Design comp_mult_top, start of the top module:
module comp_mult_top #(
parameter NO_MULT   = 4     ,  
parameter APB_BADDR = 0     ,  
parameter SYS_AW    = 16    ,  
parameter REG_DW    = 16       
)(
input                    clk         ,  
input                    rst_n       ,  
input      [ SYS_AW-1:0] apb_paddr   ,  
input                    apb_psel    ,  
input                    apb_penable ,  
input                    apb_pwrite  ,  
input      [REG_DW -1:0] apb_pwdata  ,  
output                   apb_pready  ,  
output reg [REG_DW -1:0] apb_prdata  ,  
output reg               apb_pslverr ,  
output reg               mem_ce      ,  
output reg               mem_we      ,  
output reg [SYS_AW -1:0] mem_addr    ,  
output reg [     8 -1:0] mem_wr_data ,  
input      [     8 -1:0] mem_rd_data    
);
For scale: ~2500 cells after synthesis, roughly 180 flip-flops.
Settings: LEC_CHECK=0, CAP_MARGIN=20, CORE_MARGIN=2, CORE_UTILIZATION=72, CTS_CLUSTER_SIZE=51, PLACE_DENSITY_LB_ADDON=0.0, SETUP_SLACK_MARGIN=2.13, SLEW_MARGIN=5, TNS_END_PERCENT=65; clock period 7.54 ns.
run.sh (not shown) runs the stock make flow with config.mk's settings and CLKGATE_MAP_FILE=.
The starting point reached the layout checks and failed them: setup timing.
Then changed:
- CORE_UTILIZATION: 72 -> 66
- CTS_CLUSTER_DIAMETER: default -> 36
- CTS_CLUSTER_SIZE: 51 -> default
- PLACE_DENSITY_LB_ADDON: 0.0 -> default
- SETUP_SLACK_MARGIN: 2.13 -> -0.73
- SLEW_MARGIN: 5 -> 20
- TNS_END_PERCENT: 65 -> default
- clock period: 7.54 -> 7.3 ns (I/O delays scaled with it)
Effect: The changed run finished but failed the layout checks on setup timing; clock power drops by about 2%; routed wire length drops by 27%; total power drops by 16%.
Then changed:
- CORE_UTILIZATION: 66 -> 33
- CTS_CLUSTER_DIAMETER: 36 -> default
- SETUP_SLACK_MARGIN: -0.73 -> default
- clock period: 7.3 -> 9.39 ns (I/O delays scaled with it)
After rerunning:
- The changed run ran to the end with no violations
- setup slack improves by 1.2 ns
- non-clock buffer count went down by 153
- total power goes down by 28%
- global-route usage fell by 18 points
- via count goes down by 7.0%
Then changed:
- CORE_UTILIZATION: 33 -> 40
After rerunning: Register-to-register slack improved by 0.07 ns; die area decreases by 17%; clock power decreases by 3.4%; non-clock buffer count decreases by 1; core utilization increases by 7.9 points; power decreases by 1.0%; final cell count decreases by 4.9%.

job 2633:
Starting RTL as in the previous note.
clock: 6.47 ns
lec_check: 0
abc_area: 1
cap_margin: 20
core_margin: 2
core_utilization: 71
cts_cluster_diameter: 28
cts_cluster_size: 72
place_density_lb_addon: 0.27
setup_slack_margin: 1.1
slew_margin: 20
Job 2633 terminated abnormally: global routing (5_1_grt) reported GRT-0232.
Setup changes, job 2633 to job 4992
- CORE_UTILIZATION changed from 71 to 52
- ABC_AREA removed (was 1)
- CTS_CLUSTER_DIAMETER removed (was 28)
- SETUP_SLACK_MARGIN removed (was 1.1)
- CTS_CLUSTER_SIZE removed (was 72)
- PLACE_DENSITY_LB_ADDON removed (was 0.27)
- the clock period (ns, I/O delays scaled along) changed from 6.47 to 5.52
Results
Job 2633 → job 4992: synthesized area down 7.7%, clock sink count flat, area share of and/or/nand/nor cells after synthesis down 10 points, synthesized-area fraction occupied by xor and xnor cells up 4.9 points.
| job 4992 | all stages done | FAIL | negative setup slack |
> inputs changed (job 4992 -> job 9078)
- an added CTS_CLUSTER_SIZE of 98
- an added ABC_AREA of 1
- an added TNS_END_PERCENT of 5
- a change of CORE_UTILIZATION from 52 to 60
- a change of the clock period (ns, I/O delays scaled along) from 5.52 to 5.15
Notes after the runs:
No crash in job 9078: every stage finished, but the layout fails its final checks due to negative setup slack. Compared with job 4992, in job 9078 final number of setup-violating endpoints rose 3; number of instances in the placed design rose about 26%; largest net degree at the start of global routing rose 8.
[inputs] job 2967 vs job 9078
- changing CORE_UTILIZATION from 60 to 40
- removing TNS_END_PERCENT (formerly 5)
- removing ABC_AREA (formerly 1)
- removing CTS_CLUSTER_SIZE (formerly 98)
- changing the clock period (ns, I/O delays scaled along) from 5.15 to 10.0
--- outcome ---
Of job 9078 and job 2967, only job 2967 finishes the flow clean.
Job 9078: all stages done; final checks FAILED (negative setup slack).
Of the two values seen for worst setup path startpoint, mem_rd_data[2] was produced by job 2967 and data_reg[8]$_DFFE_PN0P_ by job 9078.
Chip area estimate from yosys synthesis (lower): job 2967
Re all-layer global routing usage: job 9078 was higher than job 2967.
Area growth from synthesis to layout (higher): job 9078
Average cell area after synthesis | job 2967 above job 9078
Changes in job 3636 relative to job 2967:
- setting TNS_END_PERCENT to 10 for the first time
- changing CAP_MARGIN from 20 to 15
- setting CELL_PAD_IN_SITES_GLOBAL_PLACEMENT to 0 for the first time
- setting CTS_CLUSTER_SIZE to 41 for the first time
- changing CORE_UTILIZATION from 40 to 67
- setting CTS_CLUSTER_DIAMETER to 334 for the first time
==> comparison <==
- Reported for job 2967 and job 3636, per-instance average area after synthesis turned out identical to the last digit.
- In job 3636 the worst setup slack turned out 0.054 ns lower than in job 2967.
- Job 2967 and job 3636 ended up with nearly the same share of the synthesized netlist area taken by xor and xnor gates.
The inputs of job 9284 differ from those of job 3636 as listed below.
- a change of CORE_UTILIZATION from 67 to 71
- a deleted CTS_CLUSTER_SIZE that had been 41
- a change of CAP_MARGIN from 15 to 20
- an added PLACE_DENSITY_LB_ADDON of 0.27
- a deleted TNS_END_PERCENT that had been 10
- a change of CTS_CLUSTER_DIAMETER from 334 to 28
- a deleted CELL_PAD_IN_SITES_GLOBAL_PLACEMENT that had been 0
- an added SETUP_SLACK_MARGIN of 1.55
Notes after the runs:
Both conditions hold for job 9284: the flow ran to the end and the final layout passed the timing, design-rule and antenna checks. Job 3636 finished every stage and its layout cleared the timing, design-rule and antenna checks. met1 wire length came out lower on job 9284 than on job 3636. Share of cell area taken by flip-flops and latches is lower on job 9284. For the total half-perimeter wirelength after legalization and detailed placement, job 9284 came in 800 um higher than job 3636 did. Power density over the cells in job 9284 is about 1.3% above job 3636. In job 9284, met3 routing resource usage after global routing is higher than in job 3636.

== gamma ==
Starting RTL as in the previous note.
## comp_mult_top
module comp_mult_top #(
parameter NO_MULT   = 4     ,  
parameter APB_BADDR = 0     ,  
parameter SYS_AW    = 16    ,  
parameter REG_DW    = 16       
)(
input                    clk         ,  
input                    rst_n       ,  
input      [ SYS_AW-1:0] apb_paddr   ,  
input                    apb_psel    ,  
input                    apb_penable ,  
input                    apb_pwrite  ,  
input      [REG_DW -1:0] apb_pwdata  ,  
output                   apb_pready  ,  
output reg [REG_DW -1:0] apb_prdata  ,  
output reg               apb_pslverr ,  
output reg               mem_ce      ,  
output reg               mem_we      ,  
output reg [SYS_AW -1:0] mem_addr    ,  
output reg [     8 -1:0] mem_wr_data ,  
input      [     8 -1:0] mem_rd_data    
);
make LEC_CHECK=0 ABC_AREA=1 CAP_MARGIN=20 CELL_PAD_IN_SITES_DETAIL_PLACEMENT=1 CELL_PAD_IN_SITES_GLOBAL_PLACEMENT=2 CORE_ASPECT_RATIO=1.06 CORE_MARGIN=9 CORE_UTILIZATION=40 CTS_CLUSTER_SIZE=88 GPL_TIMING_DRIVEN=0 MAX_ROUTING_LAYER=met5 MIN_ROUTING_LAYER=met2 PLACE_DENSITY_LB_ADDON=0.16 SLEW_MARGIN=20 finish   # period 10.3 ns
gamma completed; timing, DRC and antenna clean
Here is what was changed in the inputs of alpha compared with gamma.
Settings: MAX_ROUTING_LAYER no longer set, was met5; ABC_AREA no longer set, was 1; CELL_PAD_IN_SITES_GLOBAL_PLACEMENT no longer set, was 2; CORE_ASPECT_RATIO now 0.65, was 1.06; PLACE_DENSITY_LB_ADDON no longer set, was 0.16; CTS_CLUSTER_SIZE no longer set, was 88; CORE_MARGIN now 2, was 9; GPL_TIMING_DRIVEN no longer set, was 0; the clock period (ns, I/O delays scaled along) now 10.0, was 10.3.
==> comparison <==
- Between gamma and alpha, the count of filler cells inserted in the layout is lower for alpha.
- The layout buffering overhead excluding clock cells of alpha exceeds that of gamma by 0.38 points.
- For gamma, the main power-consuming group was the clock network, unlike alpha, where it was combinational cells.
- Placement row count in alpha is about 24% below gamma.
- Status: post-layout utilization of the core parity (alpha, gamma)
- Compared with gamma, alpha shows a higher share of the clock period used by the worst path.
- In the flow results for gamma and alpha, the met3 track utilization from global routing is larger on alpha.
- Of gamma and alpha, gamma shows the lower logic gate share of total power, with alpha above it.
- Compared with gamma, alpha degrades worst setup margin.
- Placed instance area, gamma and alpha, lower one = alpha.

Setup of main:
comp_mult_top again, from the RTL that the note above started with.
Settings: LEC_CHECK=0, CAP_MARGIN=40, CORE_MARGIN=2, CORE_UTILIZATION=66, CTS_CLUSTER_DIAMETER=29, SETUP_SLACK_MARGIN=1.24, SLEW_MARGIN=20; clock period 8.58 ns.
Modified inputs, the feature branch compared to main
Settings: swapping 1.24 for 2.27 in SETUP_SLACK_MARGIN; clearing CTS_CLUSTER_DIAMETER, which used to be 29; swapping 40 for 20 in CAP_MARGIN; swapping 66 for 64 in CORE_UTILIZATION; swapping 8.58 for 8.42 in the clock period (ns, I/O delays scaled along).
### Flow results
Share of final layout cell area taken by clock buffers and inverters in the feature branch vs main: up 0.33 points. Comparing the two runs side by side, the feature branch comes out behind main on reported clock group power. Compared with main, the feature branch shows a maximum ir drop on the vdd rail that is 9.7% higher. Top routing layer in use: met5 -> main, met4 -> the feature branch. Sort the feature branch and main by wire length, ascending, and main comes first. Relative to main, the final cell area reported for the feature branch is higher. The feature branch ended up with a higher count of clock-buffer cells in the layout than main did. Looking only at switching power share of the total, and setting everything else aside, the higher value of the feature branch and main goes to main. main -> the feature branch: total number of tap cells increased by a little under 10%. Worst hold slack: the feature branch vs main, no meaningful difference.

Setup of job 101:
comp_mult_top again, from the RTL that the note above started with.
// comp_mult_top
module comp_mult_top #(
parameter NO_MULT   = 4     ,  
parameter APB_BADDR = 0     ,  
parameter SYS_AW    = 16    ,  
parameter REG_DW    = 16       
)(
input                    clk         ,  
input                    rst_n       ,  
input      [ SYS_AW-1:0] apb_paddr   ,  
input                    apb_psel    ,  
input                    apb_penable ,  
input                    apb_pwrite  ,  
input      [REG_DW -1:0] apb_pwdata  ,  
output                   apb_pready  ,  
output reg [REG_DW -1:0] apb_prdata  ,  
output reg               apb_pslverr ,  
output reg               mem_ce      ,  
output reg               mem_we      ,  
output reg [SYS_AW -1:0] mem_addr    ,  
output reg [     8 -1:0] mem_wr_data ,  
input      [     8 -1:0] mem_rd_data    
);
export LEC_CHECK = 0
export ABC_AREA = 0
export CAP_MARGIN = 25
export CORE_MARGIN = 2
export CORE_UTILIZATION = 71
export CTS_CLUSTER_DIAMETER = 211
export CTS_CLUSTER_SIZE = 40
export GPL_ROUTABILITY_DRIVEN = 0
export GPL_TIMING_DRIVEN = 1
export HOLD_SLACK_MARGIN = 0.19
export PLACE_DENSITY = 0.61
export SETUP_SLACK_MARGIN = -0.62
export SLEW_MARGIN = 20
create_clock -name core_clock -period 7.04 [get_ports {clk}]
The layout from job 101, despite a flow that completed every stage, fails the layout checks, with the failing checks listed as negative setup slack.
Input-level comparison between job 102 and job 101:
- SETUP_SLACK_MARGIN now 0.67, was -0.62
- CORE_UTILIZATION now 70, was 71
- ABC_AREA now 1, was 0
- CTS_CLUSTER_DIAMETER no longer set, was 211
- the clock period (ns, I/O delays scaled along) now 8.12, was 7.04
==> results <==
Job 102 closes out successfully: all stages finished, all timing, DRC and antenna checks passed. Looking at critical path depth, job 102 sits 41% higher than job 101 does. Compared job 102 vs job 101, and total power is down in job 102. Looking only at compound-gate portion of the synthesized area, and setting everything else aside, the lower value of job 101 and job 102 goes to job 102. [compare] base=job 101 new=job 102: adder-cell share of the synthesized area lower, instance area after placement up 2.0%.
Setup changes, job 102 to job 103
- CTS_CLUSTER_SIZE no longer set, was 40
- CAP_MARGIN now 20, was 25
- GPL_TIMING_DRIVEN no longer set, was 1
- HOLD_SLACK_MARGIN no longer set, was 0.19
- PLACE_DENSITY no longer set, was 0.61
- GPL_ROUTABILITY_DRIVEN no longer set, was 0
- ABC_AREA no longer set, was 1
- CORE_UTILIZATION now 29, was 70
- SETUP_SLACK_MARGIN no longer set, was 0.67
- the clock period (ns, I/O delays scaled along) now 11.3, was 8.12
## What came out
- Every stage of the flow completed for job 102, and the final layout passed the timing, design-rule and antenna checks.
- Job 103 finished end to end and its layout was clean on timing, DRC and antenna.
- Job 103 vs job 102, group drawing the most power: combinational cells vs registers
- Summary of job 103 over job 102: logic depth of the worst setup path including buffers down about 30%; final area down about 8%; clock buffer and inverter area fraction after layout up 0.42 points; synthesized cell count down about 26%.
> inputs changed (job 103 -> job 104)
- an added CTS_CLUSTER_SIZE of 51
- an added PLACE_DENSITY_LB_ADDON of 0.0
- a change of CORE_UTILIZATION from 29 to 71
- an added SETUP_SLACK_MARGIN of 1.78
- a change of the clock period (ns, I/O delays scaled along) from 11.3 to 6.18
### Flow results
Die size, job 103 and job 104: lower on job 104
Compared job 103 against job 104; number of buffers created by CTS within noise.
Job 104 failed in global routing with GRT-0232.
Job 103 went all the way through the flow, and no timing, DRC or antenna check failed.
| core box area | job 104 vs job 103 | about 60% lower |
Cell area after placement (job 103 / job 104): 0.930
Going from job 103 to job 104, the placed instance count was found to have gone down by 8.3%.
Reported for job 103 and job 104, netlist area before placement turned out identical to the last digit.
Re synthesized cell count: no difference whatsoever between job 104 and job 103.
Reported for job 103 and job 104, AND-OR/OR-AND share of the synthesized area turned out identical to the last digit.
When job 104 is set beside job 103, its y dimension of the die turns out to be 98 um smaller.
## Diff of input files: job 105 against job 104
- CORE_UTILIZATION now 72, was 71
- SETUP_SLACK_MARGIN now 2.13, was 1.78
- TNS_END_PERCENT now 5, previously not set
- the clock period (ns, I/O delays scaled along) now 7.54, was 6.18
==> comparison <==
In job 105 the implementation completed, yet the final layout does not meet the checks, the culprit being negative setup slack.
Diff job 104 -> job 105: floorplan-stage core utilization climbed 0.58 points, half-perimeter wire length after placement dropped about 7%.
Sort job 105 and job 104 by die height desc -> top: job 104

== indigo ==
Starting RTL as in the previous note.
make LEC_CHECK=0 ABC_AREA=1 CAP_MARGIN=15 CORE_MARGIN=2 CORE_UTILIZATION=72 CTS_CLUSTER_DIAMETER=235 CTS_CLUSTER_SIZE=40 GPL_ROUTABILITY_DRIVEN=0 GPL_TIMING_DRIVEN=1 HOLD_SLACK_MARGIN=-0.05 SLEW_MARGIN=20 finish   # period 5.74 ns
indigo: GRT-0232 in global routing -> run aborted
Modified inputs, willow compared to indigo
Settings: swapping 15 for 25 in CAP_MARGIN; swapping 72 for 71 in CORE_UTILIZATION; putting SETUP_SLACK_MARGIN at 0.67 where nothing was set; putting PLACE_DENSITY_LB_ADDON at 0.07 where nothing was set; swapping -0.05 for 0.19 in HOLD_SLACK_MARGIN; clearing CTS_CLUSTER_DIAMETER, which used to be 235; swapping 5.74 for 9.01 in the clock period (ns, I/O delays scaled along).
--- outcome ---
- The remaining runs in indigo and willow completed every stage, whereas indigo halted early.
- willow vs indigo: horizontal die dimension up slightly
- Summary: with indigo as the reference, placed cell area in willow moved down by more than 10%.
- indigo → willow: count of standard-cell rows moved up, die area saw an increase, pre-CTS setup slack moved up.
The following lists how cedar was set up differently from willow:
Settings: GPL_TIMING_DRIVEN removed (was 1); CAP_MARGIN changed from 25 to 20; PLACE_DENSITY_LB_ADDON removed (was 0.07); ABC_AREA removed (was 1); CORE_UTILIZATION changed from 71 to 40; GPL_ROUTABILITY_DRIVEN removed (was 0); CTS_CLUSTER_SIZE removed (was 40); SETUP_SLACK_MARGIN removed (was 0.67); HOLD_SLACK_MARGIN removed (was 0.19); the clock period (ns, I/O delays scaled along) changed from 9.01 to 11.4.
- No run among willow and cedar stopped early or left any final violation; all are clean.
- cedar: number of inverters outside the clock class in the layout lower than willow
- Required time of the critical path: cedar higher than willow
- Between willow and cedar, sequential power decreased.
- Power spent charging and discharging nets delta (cedar − willow): unfavourable
- Lower power among cedar and willow: willow
Here is what was changed in the inputs of violet compared with cedar.
Settings: setting PLACE_DENSITY_LB_ADDON to 0.25 for the first time; changing CORE_UTILIZATION from 40 to 72; changing the clock period (ns, I/O delays scaled along) from 11.4 to 7.27.
==> comparison <==
- In violet the implementation ran to completion but is not tape-out ready, as the final checks report setup timing.
- violet against cedar: cell internal power dissipation +about 90%, clock skew +6.4 ps, clock network area share ~0 delta, proportion of final cell area spent on non-clock buffers +6.1 points, final setup TNS -4090 ps.
- Higher signed area change from the synthesized netlist to the final layout goes to violet over cedar.
- On global routing usage summed across all routing layers: violet sits above cedar.
- Diff cedar -> violet | cell count | down by a few percent
- Lower mean number of vias per cell among violet and cedar: cedar
- Against cedar, clock power in violet rose by more than half.
- Against cedar, violet comes in 8.9% higher on cell area.
No activity file was given, so power comes from the tool's default toggle rates.
